==> trial 68: inputs <==
==> flow/design.v <==
`timescale 1ns/1ps
`default_nettype none
module half_adder_1(a, b, sum, c_out);
input wire a, b;
output logic sum, c_out;
always_comb begin
  sum = a ^ b; 
  c_out = a & b;
end
endmodule
`timescale 1ns/1ps
`default_nettype none
module full_adder_1(a, b, c_in, sum, c_out);
input wire a, b, c_in;
output logic sum, c_out;
logic a_bar;
logic b_bar;
logic c_in_bar;
always_comb begin
  a_bar = ~a;
  b_bar = ~b;
  c_in_bar = ~c_in;
  sum = (a_bar & b_bar & c_in) | (a_bar & b & c_in_bar) | (a & b_bar & c_in_bar) | (a & b & c_in);
  c_out = (b & c_in) | (a & b) | (a & c_in);
end
endmodule
`timescale 1ns/1ps
`default_nettype none
module full_adder_2(a, b, sum, c_out);
input wire [1:0] a, b;
output logic [1:0] sum;
output logic c_out;
logic half_adder_1_0_c_out;
half_adder_1 HALF_ADDER_1_0 (.a(a[0]), .b(b[0]), .sum(sum[0]), .c_out(half_adder_1_0_c_out));
full_adder_1 FULL_ADDER_1_0 (.a(a[1]), .b(b[1]), .c_in(half_adder_1_0_c_out), .sum(sum[1]), .c_out(c_out));
endmodule
`timescale 1ns/1ps
`default_nettype none
module full_adder_3(a, b, c_in, sum, c_out);
input wire [2:0] a;
input wire b, c_in;
output logic [2:0] sum;
output logic c_out;
logic full_adder_1_0_c_out;
logic full_adder_1_1_c_out;
full_adder_1 FULL_ADDER_1_0 (.a(a[0]), .b(b), .c_in(c_in), .sum(sum[0]), .c_out(full_adder_1_0_c_out));
full_adder_1 FULL_ADDER_1_1 (.a(a[1]), .b(1'b0), .c_in(full_adder_1_0_c_out), .sum(sum[1]), .c_out(full_adder_1_1_c_out));
full_adder_1 FULL_ADDER_1_2 (.a(a[2]), .b(1'b0), .c_in(full_adder_1_1_c_out), .sum(sum[2]), .c_out(c_out));
endmodule
`timescale 1ns/1ps
`default_nettype none
module adder_8_1_bits(a, sum, c_out);
input wire [7:0] a;
output logic [2:0] sum;
output logic c_out;
logic full_adder_1_0_sum, full_adder_1_0_c_out, full_adder_1_1_sum, full_adder_1_1_c_out, full_adder_2_0_c_out;
logic [1:0] full_adder_2_0_sum;
full_adder_1 FULL_ADDER_1_0(.a(a[0]), .b(a[1]), .c_in(a[2]), .sum(full_adder_1_0_sum), .c_out(full_adder_1_0_c_out));
full_adder_1 FULL_ADDER_1_1(.a(a[3]), .b(a[4]), .c_in(a[5]), .sum(full_adder_1_1_sum), .c_out(full_adder_1_1_c_out));
full_adder_2 FULL_ADDER_2_0(.a({full_adder_1_0_c_out, full_adder_1_0_sum}), .b({full_adder_1_1_c_out, full_adder_1_1_sum}), .sum(full_adder_2_0_sum), .c_out(full_adder_2_0_c_out));
full_adder_3 FULL_ADDER_3_0(.a({full_adder_2_0_c_out, full_adder_2_0_sum}), .b(a[6]), .c_in(a[7]), .sum(sum), .c_out(c_out));
endmodule
`timescale 1ns/1ps
`default_nettype none
module comparator(live, neighbors, out);
input wire live;
input wire [2:0] neighbors;
output logic out;
always_comb begin
  out = (live & ~neighbors[2] & neighbors[1] & ~neighbors[0]) | (~neighbors[2] & neighbors[1] & neighbors[0]);
end
endmodule
`default_nettype none
`timescale 1ns/1ps
module conway_cell(clk, rst, ena, state_0, state_d, state_q, neighbors);
input wire clk;
input wire rst;
input wire ena;
input wire state_0;
output logic state_d;  
output logic state_q;
input wire [7:0] neighbors;
logic [2:0] sum;
logic c_out;
adder_8_1_bits ADDER_8_1(
    .a(neighbors),
    .sum(sum),
    .c_out(c_out)
    );
comparator COMPARATOR(
    .live(state_q),
    .neighbors(sum),
    .out(state_d)
    );
always_ff @(posedge clk ) begin
    if (rst == 1) begin
        state_q <= state_0;
    end
    else if (ena == 1) begin
        state_q <= state_d;
    end
end
endmodule
`timescale 1ns/1ps
module decoder_1_to_2(ena, in, out);
input wire ena;
input wire in;
output logic [1:0] out;
logic in_bar;
always_comb begin
  out[1] = in & ena;
  in_bar = ~ in;
  out[0] = in_bar & ena;
end
endmodule
`timescale 1ns/1ps
module decoder_2_to_4(ena, in, out);
input wire ena;
input wire [1:0] in;
output logic [3:0] out;
logic b_bar;
logic [1:0] decoder_0_out;
logic [1:0] decoder_1_out;
decoder_1_to_2 DECODER_0 (.ena(b_bar), .in(in[0]), .out(decoder_0_out[1:0]));
decoder_1_to_2 DECODER_1 (.ena(in[1]), .in(in[0]), .out(decoder_1_out[1:0]));
always_comb begin
    b_bar = ~ in[1];
    out[3] = decoder_1_out[1] & ena;
    out[2] = decoder_1_out[0] & ena;
    out[1] = decoder_0_out[1] & ena;
    out[0] = decoder_0_out[0] & ena;
end
endmodule
`timescale 1ns/1ps
module decoder_3_to_8(ena, in, out);
input wire ena;
input wire [2:0] in;
output logic [7:0] out;
logic c_bar;
logic [3:0] decoder_0_out;
logic [3:0] decoder_1_out;
decoder_2_to_4 DECODER_0 (.ena(c_bar), .in(in[1:0]), .out(decoder_0_out));
decoder_2_to_4 DECODER_1 (.ena(in[2]), .in(in[1:0]), .out(decoder_1_out));
always_comb begin
  c_bar = ~in[2];
  out[7] = decoder_1_out[3] & ena;
  out[6] = decoder_1_out[2] & ena;
  out[5] = decoder_1_out[1] & ena;
  out[4] = decoder_1_out[0] & ena;
  out[3] = decoder_0_out[3] & ena;
  out[2] = decoder_0_out[2] & ena;
  out[1] = decoder_0_out[1] & ena;
  out[0] = decoder_0_out[0] & ena;
end
endmodule
`default_nettype none
`timescale 1ns/1ps
module led_array_driver(ena, x, cells, rows, cols);
parameter N=8;  
parameter ROWS=N;
parameter COLS=N;
input wire ena;
input wire [$clog2(N):0] x;
input wire [N*N-1:0] cells;
output logic [N-1:0] rows;
output logic [N-1:0] cols;
initial begin
  if ((N <= 0) || (N > 8)) begin
    $error("N must be within 0 and 8.");
  end
  if (ROWS != COLS) begin
    $error("Non square led arrays are not supported. (%dx%d)", ROWS, COLS);
  end
  if (ROWS < N) begin
    $error("ROWS/COLS must be >= than the size of the Conway Grid.");
  end
end
wire [N-1:0] x_decoded;
decoder_3_to_8 COL_DECODER(ena, x[$clog2(N)-1:0], x_decoded);
always_comb begin
  cols = x_decoded;
  rows[0] = ~cells[x*ROWS];
  rows[1] = ~cells[x*ROWS + 1];
  rows[2] = ~cells[x*ROWS + 2];
  rows[3] = ~cells[x*ROWS + 3];
  rows[4] = ~cells[x*ROWS + 4];
  rows[5] = ~cells[x*ROWS + 5];
  rows[6] = ~cells[x*ROWS + 6];
  rows[7] = ~cells[x*ROWS + 7];
end
endmodule
`default_nettype none  
module main(clk, buttons, init_cells, leds, rgb, cols, rows);
parameter game_divider = 8;  
parameter display_divider = 2;  
parameter N = 8;  
parameter M = N + 2;  
initial if (N < 3) $error("N has to be >= 3 to make for interesting patterns.");
initial if (M !== (N+2)) $error("M must N+2=%d, not %d", N+2,M);  
input wire clk;
input wire [1:0] buttons;
logic rst; always_comb rst = buttons[0];  
input wire [N*N-1:0] init_cells;  
output logic [1:0] leds;
output logic [2:0] rgb;
output wire [N-1:0] cols;
output wire [N-1:0] rows;
logic [game_divider:0] game_counter;
logic [display_divider:0] display_counter;
logic rst_game; always_comb rst_game = buttons[0] | buttons[1];
logic step_game;
logic [$clog2(N):0] x;
wire [M*M-1:0] bordered_cells_q;  
wire [M*M-1:0] bordered_cells_d; 
logic [M*M-1:0] bordered_cells_0;  
logic [N*N-1:0] cells_q;  
logic [N*N-1:0] cells_0;  
always_comb begin : io_logic 
    leds[0] = buttons[0] ^ buttons[1];
    leds[1] = buttons[0] & buttons[1];
    rgb[0] = ~( buttons[0] & ~buttons[1]);
    rgb[1] = ~(~buttons[0] &  buttons[1]);
    rgb[2] = ~( buttons[0] &  buttons[1]);
end
led_array_driver #(.ROWS(N), .COLS(N), .N(N)) LED_DRIVER (
  .ena(1'b1),
  .cells(cells_q),
  .x(x),
  .rows(rows[N-1:0]),
  .cols(cols[N-1:0])
);
generate
  genvar r;
  for (r = 0; r < M; r = r + 1) begin : init_rows
    if ((r == 0) || (r == M-1)) begin : border_row
      always_comb bordered_cells_0[M*(r+1)-1:M*r] = 0;
    end else begin : inner_row
      always_comb bordered_cells_0[M*(r+1)-1:M*r] = {1'b0, init_cells[N*r-1:N*(r-1)], 1'b0};
    end
  end
endgenerate
function int cell_index(int i, int j);
  cell_index = M*j + i;
endfunction
generate
  genvar i;
  genvar j;
  for (i = 0; i < M; i = i + 1) begin : cells_x
    for (j = 0; j < M; j = j + 1) begin : cells_y
      if ( (i > 0) && (i < (M-1)) && (j > 0) && (j < (M-1)) ) begin
        conway_cell CELL(
          .clk(clk), .rst(rst_game), .ena(step_game),
          .neighbors({
            bordered_cells_q[cell_index(i-1, j-1)],
            bordered_cells_q[cell_index(i-1, j  )],
            bordered_cells_q[cell_index(i-1, j+1)],
            bordered_cells_q[cell_index(i  , j+1)],
            bordered_cells_q[cell_index(i+1, j+1)],
            bordered_cells_q[cell_index(i+1, j  )],
            bordered_cells_q[cell_index(i+1, j-1)],
            bordered_cells_q[cell_index(i  , j-1)]
          }),
          .state_0(bordered_cells_0[cell_index(i, j)]),
          .state_d(bordered_cells_d[cell_index(i, j)]),
          .state_q(bordered_cells_q[cell_index(i, j)])
        );
      end else begin  
        assign bordered_cells_q[cell_index(i,j)] = bordered_cells_0[cell_index(i,j)];
        assign bordered_cells_d[cell_index(i,j)] = 0;
      end
    end
  end
  for (i = 0; i < N; i = i + 1) begin
    always_comb begin
        cells_q[N*(i+1)-1:N*i] = bordered_cells_q[M*(i+2)-2:M*(i+1)+1];
        cells_0[N*(i+1)-1:N*i] = bordered_cells_0[M*(i+2)-2:M*(i+1)+1];
    end
  end
endgenerate
parameter faster_divider = 15;
always_ff @(posedge clk) begin : clocks_and_dividers  
  if (rst) begin
      game_counter <= 0;
      display_counter <= 0;
      x <= 0;
  end
  else begin
      if (game_counter[game_divider]) begin
        game_counter <= 0;
      end
      else begin 
        game_counter <= game_counter + 1;
      end
      if(display_counter[display_divider]) begin
        display_counter <= 0;
        if(x >= (N-1)) begin
          x <= 0;
        end
        else begin
          x <= x + 1;
        end
      end
      else begin
        display_counter <= display_counter + 1;
      end
  end
end  
always_comb step_game = game_counter[game_divider];  
endmodule
`default_nettype wire  
==> flow/run.sh <==
#!/bin/bash
# the make line also repeats each setting of config.mk as NAME=value (left out here)
make -C /OpenROAD-flow-scripts/flow DESIGN_CONFIG=/design/flow/config.mk WORK_HOME=/design/flow/orfs CLKGATE_MAP_FILE= finish
==> flow/config.mk <==
export PLATFORM = sky130hd
export DESIGN_NAME = main
export DESIGN_NICKNAME = main
export VERILOG_FILES = /design/flow/design.v
export SDC_FILE = /design/flow/constraint.sdc
export NUM_CORES = 4
export LEC_CHECK = 0
export CAP_MARGIN = 20
export CELL_PAD_IN_SITES_GLOBAL_PLACEMENT = 1
export CORE_ASPECT_RATIO = 1.19
export CORE_MARGIN = 8
export CORE_UTILIZATION = 40
export SLEW_MARGIN = 5
==> flow/constraint.sdc <==
create_clock -name core_clock -period 7.0 [get_ports {clk}]
set_input_delay 1.4000 -clock core_clock [delete_from_list [all_inputs] [get_ports {clk}]]
set_output_delay 1.4000 -clock core_clock [all_outputs]
set_load 0.01 [all_outputs]
==> inputs of trial 64, as changes to trial 68 <==
CELL_PAD_IN_SITES_GLOBAL_PLACEMENT = default   (was 1)
CORE_ASPECT_RATIO = default   (was 1.19)
CORE_MARGIN = 2   (was 8)
CORE_UTILIZATION = 64   (was 40)
SLEW_MARGIN = 20   (was 5)
==> flow/constraint.sdc (replaced) <==
create_clock -name core_clock -period 5.42 [get_ports {clk}]
set_input_delay 1.0840 -clock core_clock [delete_from_list [all_inputs] [get_ports {clk}]]
set_output_delay 1.0840 -clock core_clock [all_outputs]
set_load 0.01 [all_outputs]
==> inputs of build 44, as changes to trial 68 <==
CELL_PAD_IN_SITES_GLOBAL_PLACEMENT = default   (was 1)
CORE_ASPECT_RATIO = default   (was 1.19)
CORE_MARGIN = 2   (was 8)
CORE_UTILIZATION = 72   (was 40)
CTS_CLUSTER_DIAMETER = 396   (was default)
CTS_CLUSTER_SIZE = 99   (was default)
PLACE_DENSITY = 0.6   (was default)
SLEW_MARGIN = 20   (was 5)
==> flow/constraint.sdc (replaced) <==
create_clock -name core_clock -period 6.46 [get_ports {clk}]
set_input_delay 1.2920 -clock core_clock [delete_from_list [all_inputs] [get_ports {clk}]]
set_output_delay 1.2920 -clock core_clock [all_outputs]
set_load 0.01 [all_outputs]
==> summary.txt <==
The layout was made with Yosys and OpenROAD.

The flow ran to the end and the layout has no timing, DRC or antenna violations. The instance area after placement is 0.0130 sq mm. The finished layout holds 1444 standard cells, fillers aside. The detailed-route wire length per cell is 16.1 um.

Overall routing resource usage recorded by global route was 25.9%.
That was trial 64.
==> summary.txt <==
The layout was made with Yosys and OpenROAD.

The flow ran to the end and the layout has no timing, DRC or antenna violations. The worst hold-check slack is 0.439 ns. The violation count after the first detailed-routing iteration is 356. Yosys reported a register bit count of 80. In this run the cell area measured after placement is 0.0130 sq mm. The critical path capture point type is an output port.

Global routing consumed, over all layers together, 29.6% of the routing resources. The type of the worst setup path is primary input to output port.
That was build 44.
==> summary.txt <==
The layout was made with Yosys and OpenROAD.

The flow ran to the end and the layout has no timing, DRC or antenna violations. The instance area after placement is 0.0132 sq mm.

The number of cells in the finished layout apart from fillers is 1605. The total track usage is 15.8%. The detailed-route wire length per cell is 16.2 um.
That was trial 68.
